==> inputs of build 19 <==
==> flow/design.v (excerpt) <==
module ATM_TOP #(parameter  P_WIDTH = 16,
                            B_WIDTH = 20, 
							C_WIDTH = 6)
( 
    input   wire                    clk,
    input   wire                    rst,
	input wire [C_WIDTH-1:0]         card_number,
	input wire                       card_in,
    input wire                      button_0,
    input wire                      button_1,
    input wire                      button_2,
    input wire                      button_3,
    input wire                      button_4,
    input wire                      button_5,
    input wire                      button_6,
    input wire                      button_7,
    input wire                      button_8,
    input wire                      button_9,
    input wire                      enter_button,
    input wire                      cancel_button,
    input wire                      withdraw_button,
    input wire                      deposit_button,
    input wire                      show_balance,
	input wire                      another_service,
    input wire                      English_button,
    input wire                      Arabic_button,
	input wire                      multiple_100_button,
    input wire                      multiple_1000_button,
    input wire     [B_WIDTH-1:0]     actual_deposit_value,
	input wire [31:0]                threshold,
	output wire	                         card_out,
	output wire  [B_WIDTH-1:0]     updated_balance,  
	output wire                    operation_done, 
	output wire                    error,
	output wire                    wrong_password
	);
make LEC_CHECK=0 ABC_AREA=1 CAP_MARGIN=20 CORE_MARGIN=2 CORE_UTILIZATION=72 CTS_CLUSTER_DIAMETER=196 CTS_CLUSTER_SIZE=15 HOLD_SLACK_MARGIN=0.29 PLACE_DENSITY_LB_ADDON=0.04 SETUP_SLACK_MARGIN=0.85 SLEW_MARGIN=20 finish   # period 2.97 ns
run.sh (not shown) runs the stock make flow with config.mk's settings and CLKGATE_MAP_FILE=.
==> inputs of trial 48, as changes to build 19 <==
==> flow/config.mk (replaced) <==
export PLATFORM = sky130hd
export DESIGN_NAME = ATM_TOP
export DESIGN_NICKNAME = ATM_TOP
export VERILOG_FILES = /design/flow/design.v
export SDC_FILE = /design/flow/constraint.sdc
export NUM_CORES = 4
export LEC_CHECK = 0
export CAP_MARGIN = 20
export CORE_MARGIN = 2
export CORE_UTILIZATION = 40
export SETUP_SLACK_MARGIN = 1.37
export SLEW_MARGIN = 20
==> flow/constraint.sdc (replaced) <==
create_clock -name core_clock -period 5.35 [get_ports {clk}]
set_input_delay 1.0700 -clock core_clock [delete_from_list [all_inputs] [get_ports {clk}]]
set_output_delay 1.0700 -clock core_clock [all_outputs]
set_load 0.01 [all_outputs]
==> qor summary <==
metric                                                                                  trial 48                  build 19
Xor and xnor fraction of the mapped netlist area                                           5.24%                     2.55%
Yosys cell count                                                                           1,748                     2,616
Outcome                                                                           finished clean            did not finish
Last stage reached                                                                             -                   4_1_cts
Total standard cell area after synthesis                                             18,400 um^2               19,600 um^2
Die H                                                                                     218 um                    169 um
Post-synthesis share of cell area spent on and, or, nand and nor gates                     11.7%                     33.0%
Number of instances in the synthesized netlist                                             1,748                     2,616
Post-synthesis adder-cell area fraction                                                    3.04%                     2.85%
Core region area                                                                     45,400 um^2               26,900 um^2
Cell area after placement                                                            20,000 um^2               22,200 um^2
Final Wtd Congestion                                                                       0.904                     0.968
Initial Utilization                                                                        40.5%                     72.9%
Max-area cell share                                                                        40.0%                     37.5%
Post-Place Setup Slack                                                                  0.413 ns                 -0.344 ns
Number of core rows                                                                           78                        60
Yosys top cell by instances                                             sky130_fd_sc_hd__dfrtp_1  sky130_fd_sc_hd__nand2_1
HPWL after DPL                                                                           34.5 mm                   42.3 mm
Register share after synthesis                                                             48.2%                     45.2%
Die outline area                                                                     47,700 um^2               28,600 um^2

========
==> inputs of 05-08 <==
Starting RTL as in the previous note.
==> flow/design.v (excerpt) <==
module ATM_TOP #(parameter  P_WIDTH = 16,
                            B_WIDTH = 20, 
							C_WIDTH = 6)
( 
    input   wire                    clk,
    input   wire                    rst,
	input wire [C_WIDTH-1:0]         card_number,
	input wire                       card_in,
    input wire                      button_0,
    input wire                      button_1,
    input wire                      button_2,
    input wire                      button_3,
    input wire                      button_4,
    input wire                      button_5,
    input wire                      button_6,
    input wire                      button_7,
    input wire                      button_8,
    input wire                      button_9,
    input wire                      enter_button,
    input wire                      cancel_button,
    input wire                      withdraw_button,
    input wire                      deposit_button,
    input wire                      show_balance,
	input wire                      another_service,
    input wire                      English_button,
    input wire                      Arabic_button,
	input wire                      multiple_100_button,
    input wire                      multiple_1000_button,
    input wire     [B_WIDTH-1:0]     actual_deposit_value,
	input wire [31:0]                threshold,
	output wire	                         card_out,
	output wire  [B_WIDTH-1:0]     updated_balance,  
	output wire                    operation_done, 
	output wire                    error,
	output wire                    wrong_password
	);
clock: 9.34 ns
lec_check: 0
cap_margin: 20
cell_pad_in_sites_detail_placement: 0
cell_pad_in_sites_global_placement: 1
core_margin: 6
core_utilization: 23
cts_cluster_size: 71
gpl_routability_driven: 1
gpl_timing_driven: 1
hold_slack_margin: 0.14
max_routing_layer: met5
min_routing_layer: met2
place_density_lb_addon: 0.13
setup_slack_margin: 1.33
slew_margin: 20
tns_end_percent: 65
==> 08-22 (differences from 05-08) <==
- CELL_PAD_IN_SITES_DETAIL_PLACEMENT: 0 -> default
- CELL_PAD_IN_SITES_GLOBAL_PLACEMENT: 1 -> default
- CORE_MARGIN: 6 -> 2
- CORE_UTILIZATION: 23 -> 61
- CTS_CLUSTER_SIZE: 71 -> default
- GPL_ROUTABILITY_DRIVEN: 1 -> default
- GPL_TIMING_DRIVEN: 1 -> default
- HOLD_SLACK_MARGIN: 0.14 -> default
- MAX_ROUTING_LAYER: met5 -> default
- MIN_ROUTING_LAYER: met2 -> default
- PLACE_DENSITY_LB_ADDON: 0.13 -> default
- SETUP_SLACK_MARGIN: 1.33 -> 0.88
- TNS_END_PERCENT: 65 -> default
==> flow/constraint.sdc (replaced) <==
create_clock -name core_clock -period 3.96 [get_ports {clk}]
set_input_delay 0.7920 -clock core_clock [delete_from_list [all_inputs] [get_ports {clk}]]
set_output_delay 0.7920 -clock core_clock [all_outputs]
set_load 0.01 [all_outputs]
==> 03-14 (differences from 05-08) <==
- CELL_PAD_IN_SITES_DETAIL_PLACEMENT: 0 -> default
- CELL_PAD_IN_SITES_GLOBAL_PLACEMENT: 1 -> default
- CORE_MARGIN: 6 -> 2
- CORE_UTILIZATION: 23 -> 40
- CTS_CLUSTER_SIZE: 71 -> default
- GPL_ROUTABILITY_DRIVEN: 1 -> default
- GPL_TIMING_DRIVEN: 1 -> default
- HOLD_SLACK_MARGIN: 0.14 -> default
- MAX_ROUTING_LAYER: met5 -> default
- MIN_ROUTING_LAYER: met2 -> default
- PLACE_DENSITY_LB_ADDON: 0.13 -> default
- SETUP_SLACK_MARGIN: 1.33 -> default
- TNS_END_PERCENT: 65 -> default
==> flow/constraint.sdc (replaced) <==
create_clock -name core_clock -period 7.66 [get_ports {clk}]
set_input_delay 1.5320 -clock core_clock [delete_from_list [all_inputs] [get_ports {clk}]]
set_output_delay 1.5320 -clock core_clock [all_outputs]
set_load 0.01 [all_outputs]
==> flow_summary.ini <==
; implementation run metrics
[power_and_ir_drop]
pwr.group.combinational_uw = 1820
p_per_area_nw_per_um2 = 427

[run_status]
status = complete, no violations

[final_layout]
seqCellArea_sq_um = 8860

[sta]
finalClockSkew_ns = 0.0243

[routing]
wl_per_cell_microns = 20.9

[global_route]
grt_pass1_wl_microns = 76400

[critical_path]
rr_worst_depth = 15
(the above is from 08-22)
==> flow_summary.ini <==
; implementation run metrics
[routing]
wl_per_cell_microns = 19.7

[final_layout]
seqCellArea_sq_um = 8850
ff_count = 351

[sta]
finalClockSkew_ns = 0.0167
fin_crit_sh_pct = 77.1

[global_route]
grt_pass1_wl_microns = 76300
grt_max_degree = 149

[clocking]
post_cts_buffers = 0

[power_and_ir_drop]
pwr.group.combinational_uw = 744
p_per_area_nw_per_um2 = 222

[run_status]
status = complete, no violations

[critical_path]
rr_worst_depth = 14
(the above is from 03-14)
==> flow_summary.ini <==
; implementation run metrics
[run_status]
status = complete, no violations

[power_and_ir_drop]
pwr.group.combinational_uw = 639
p_per_area_nw_per_um2 = 188

[global_route]
grt_pass1_wl_microns = 94200
grt_max_degree = 161

[routing]
drt-total-wl_microns = 63400
wl_per_cell_microns = 21.8

[sta]
fin_ws_ns = 2.58
totalNegativeSetupSlack_ns = 0

[synthesis]
ys.flop_type = dfrtp_1
synthXorXnorAreaFrac_pct = 5.24

[place]
gp_congestion = 0.842

[critical_path]
rr_worst_depth = 14
(the above is from 05-08)

========
==> job 2740: inputs <==
Starting RTL as in the previous note.
export LEC_CHECK = 0
export ABC_AREA = 1
export CAP_MARGIN = 10
export CORE_MARGIN = 2
export CORE_UTILIZATION = 72
export CTS_CLUSTER_SIZE = 74
export GPL_ROUTABILITY_DRIVEN = 1
export HOLD_SLACK_MARGIN = 0.3
export MAX_ROUTING_LAYER = met5
export MIN_ROUTING_LAYER = met1
export PLACE_DENSITY = 0.67
export SETUP_SLACK_MARGIN = -0.18
export SLEW_MARGIN = 20
create_clock -name core_clock -period 2.97 [get_ports {clk}]
==> job 4428 (differences from job 2740) <==
==> flow/config.mk (replaced) <==
export PLATFORM = sky130hd
export DESIGN_NAME = ATM_TOP
export DESIGN_NICKNAME = ATM_TOP
export VERILOG_FILES = /design/flow/design.v
export SDC_FILE = /design/flow/constraint.sdc
export NUM_CORES = 4
export LEC_CHECK = 0
export CAP_MARGIN = 10
export CELL_PAD_IN_SITES_DETAIL_PLACEMENT = 2
export CELL_PAD_IN_SITES_GLOBAL_PLACEMENT = 3
export CORE_MARGIN = 2
export CORE_UTILIZATION = 23
export CTS_CLUSTER_SIZE = 71
export GPL_ROUTABILITY_DRIVEN = 1
export GPL_TIMING_DRIVEN = 0
export HOLD_SLACK_MARGIN = 0.14
export MAX_ROUTING_LAYER = met5
export MIN_ROUTING_LAYER = met1
export PLACE_DENSITY_LB_ADDON = 0.13
export SETUP_SLACK_MARGIN = 1.33
export SLEW_MARGIN = 20
export TNS_END_PERCENT = 65
==> flow/constraint.sdc (replaced) <==
create_clock -name core_clock -period 9.34 [get_ports {clk}]
set_input_delay 1.8680 -clock core_clock [delete_from_list [all_inputs] [get_ports {clk}]]
set_output_delay 1.8680 -clock core_clock [all_outputs]
set_load 0.01 [all_outputs]
==> job 6610 (differences from job 2740) <==
==> flow/config.mk (replaced) <==
export PLATFORM = sky130hd
export DESIGN_NAME = ATM_TOP
export DESIGN_NICKNAME = ATM_TOP
export VERILOG_FILES = /design/flow/design.v
export SDC_FILE = /design/flow/constraint.sdc
export NUM_CORES = 4
export LEC_CHECK = 0
export CAP_MARGIN = 20
export CORE_MARGIN = 2
export CORE_UTILIZATION = 40
export SLEW_MARGIN = 20
==> flow/constraint.sdc (replaced) <==
create_clock -name core_clock -period 5.35 [get_ports {clk}]
set_input_delay 1.0700 -clock core_clock [delete_from_list [all_inputs] [get_ports {clk}]]
set_output_delay 1.0700 -clock core_clock [all_outputs]
set_load 0.01 [all_outputs]
==> job 6326 (differences from job 2740) <==
==> flow/config.mk (replaced) <==
export PLATFORM = sky130hd
export DESIGN_NAME = ATM_TOP
export DESIGN_NICKNAME = ATM_TOP
export VERILOG_FILES = /design/flow/design.v
export SDC_FILE = /design/flow/constraint.sdc
export NUM_CORES = 4
export LEC_CHECK = 0
export CAP_MARGIN = 5
export CORE_MARGIN = 2
export CORE_UTILIZATION = 67
export SETUP_SLACK_MARGIN = -0.35
export SLEW_MARGIN = 20
==> flow/constraint.sdc (replaced) <==
create_clock -name core_clock -period 3.7 [get_ports {clk}]
set_input_delay 0.7400 -clock core_clock [delete_from_list [all_inputs] [get_ports {clk}]]
set_output_delay 0.7400 -clock core_clock [all_outputs]
set_load 0.01 [all_outputs]
==> comparison table <==
First-iteration detailed-routing DRC count: job 6326 1367; job 6610 1072; job 2740 3078; job 4428 488
Area fraction in mux cells: job 6326 15.31%; job 6610 15.31%; job 2740 0%; job 4428 15.31%
Fin worst setup slack: job 6326 -0.2408 ns; job 6610 0.3953 ns; job 2740 -0.4507 ns; job 4428 2.201 ns
Number of cells after detailed placement: job 6326 2208; job 6610 2377; job 2740 3120; job 4428 2903
DIE WIDTH: job 6326 169.6 um; job 6610 218.4 um; job 2740 169 um; job 4428 286.7 um
Outcome: job 6326 complete, but fails checks; job 6610 finished clean; job 2740 complete, but fails checks; job 4428 finished clean
Layout check failures: job 6326 negative setup slack; job 6610 -; job 2740 negative setup slack; job 4428 -
Met2 routed WL: job 6326 23400 um; job 6610 22750 um; job 2740 30810 um; job 4428 32280 um
Count of mapped cells out of synthesis: job 6326 1748; job 6610 1748; job 2740 2616; job 4428 1748
Number of cells in the yosys synthesis report: job 6326 1748; job 6610 1748; job 2740 2616; job 4428 1748
Register fraction of the total cell area: job 6326 40.59%; job 6610 41.49%; job 2740 36.92%; job 4428 39.64%
Clock network power consumption: job 6326 3.86 mW; job 6610 2.72 mW; job 2740 4.83 mW; job 4428 1.76 mW
GR Util met1: job 6326 45.51%; job 6610 28.82%; job 2740 58.35%; job 4428 21.49%
Reg2reg start: job 6326 U0_user_interface.entry_value[8]; job 6610 U0_user_interface.entry_value[6]; job 2740 U0_user_interface.entry_value[2]; job 4428 U0_user_interface.entry_value[6]
CP required: job 6326 2.96 ns; job 6610 4.28 ns; job 2740 3.38 ns; job 4428 7.47 ns
Met3 usage: job 6326 4.991%; job 6610 3.605%; job 2740 12.09%; job 4428 2.313%
Part of the total power dissipated in the clock network: job 6326 38.5%; job 6610 39.7%; job 2740 35.0%; job 4428 42.2%
Area fraction in full adders, half adders and majority gates: job 6326 3.036%; job 6610 3.036%; job 2740 2.847%; job 4428 3.036%
Post-route core utilization: job 6326 80.95%; job 6610 47.03%; job 2740 89.27%; job 4428 28.28%
Worst setup path endpoint: job 6326 error; job 6610 operation_done; job 2740 U0_ATM_FSM.updated_balance[19]; job 4428 operation_done
Late-Pin Clk Latency: job 6326 0.55 ns; job 6610 0.57 ns; job 2740 0.54 ns; job 4428 0.59 ns
No activity file was given, so power comes from the tool's default toggle rates.
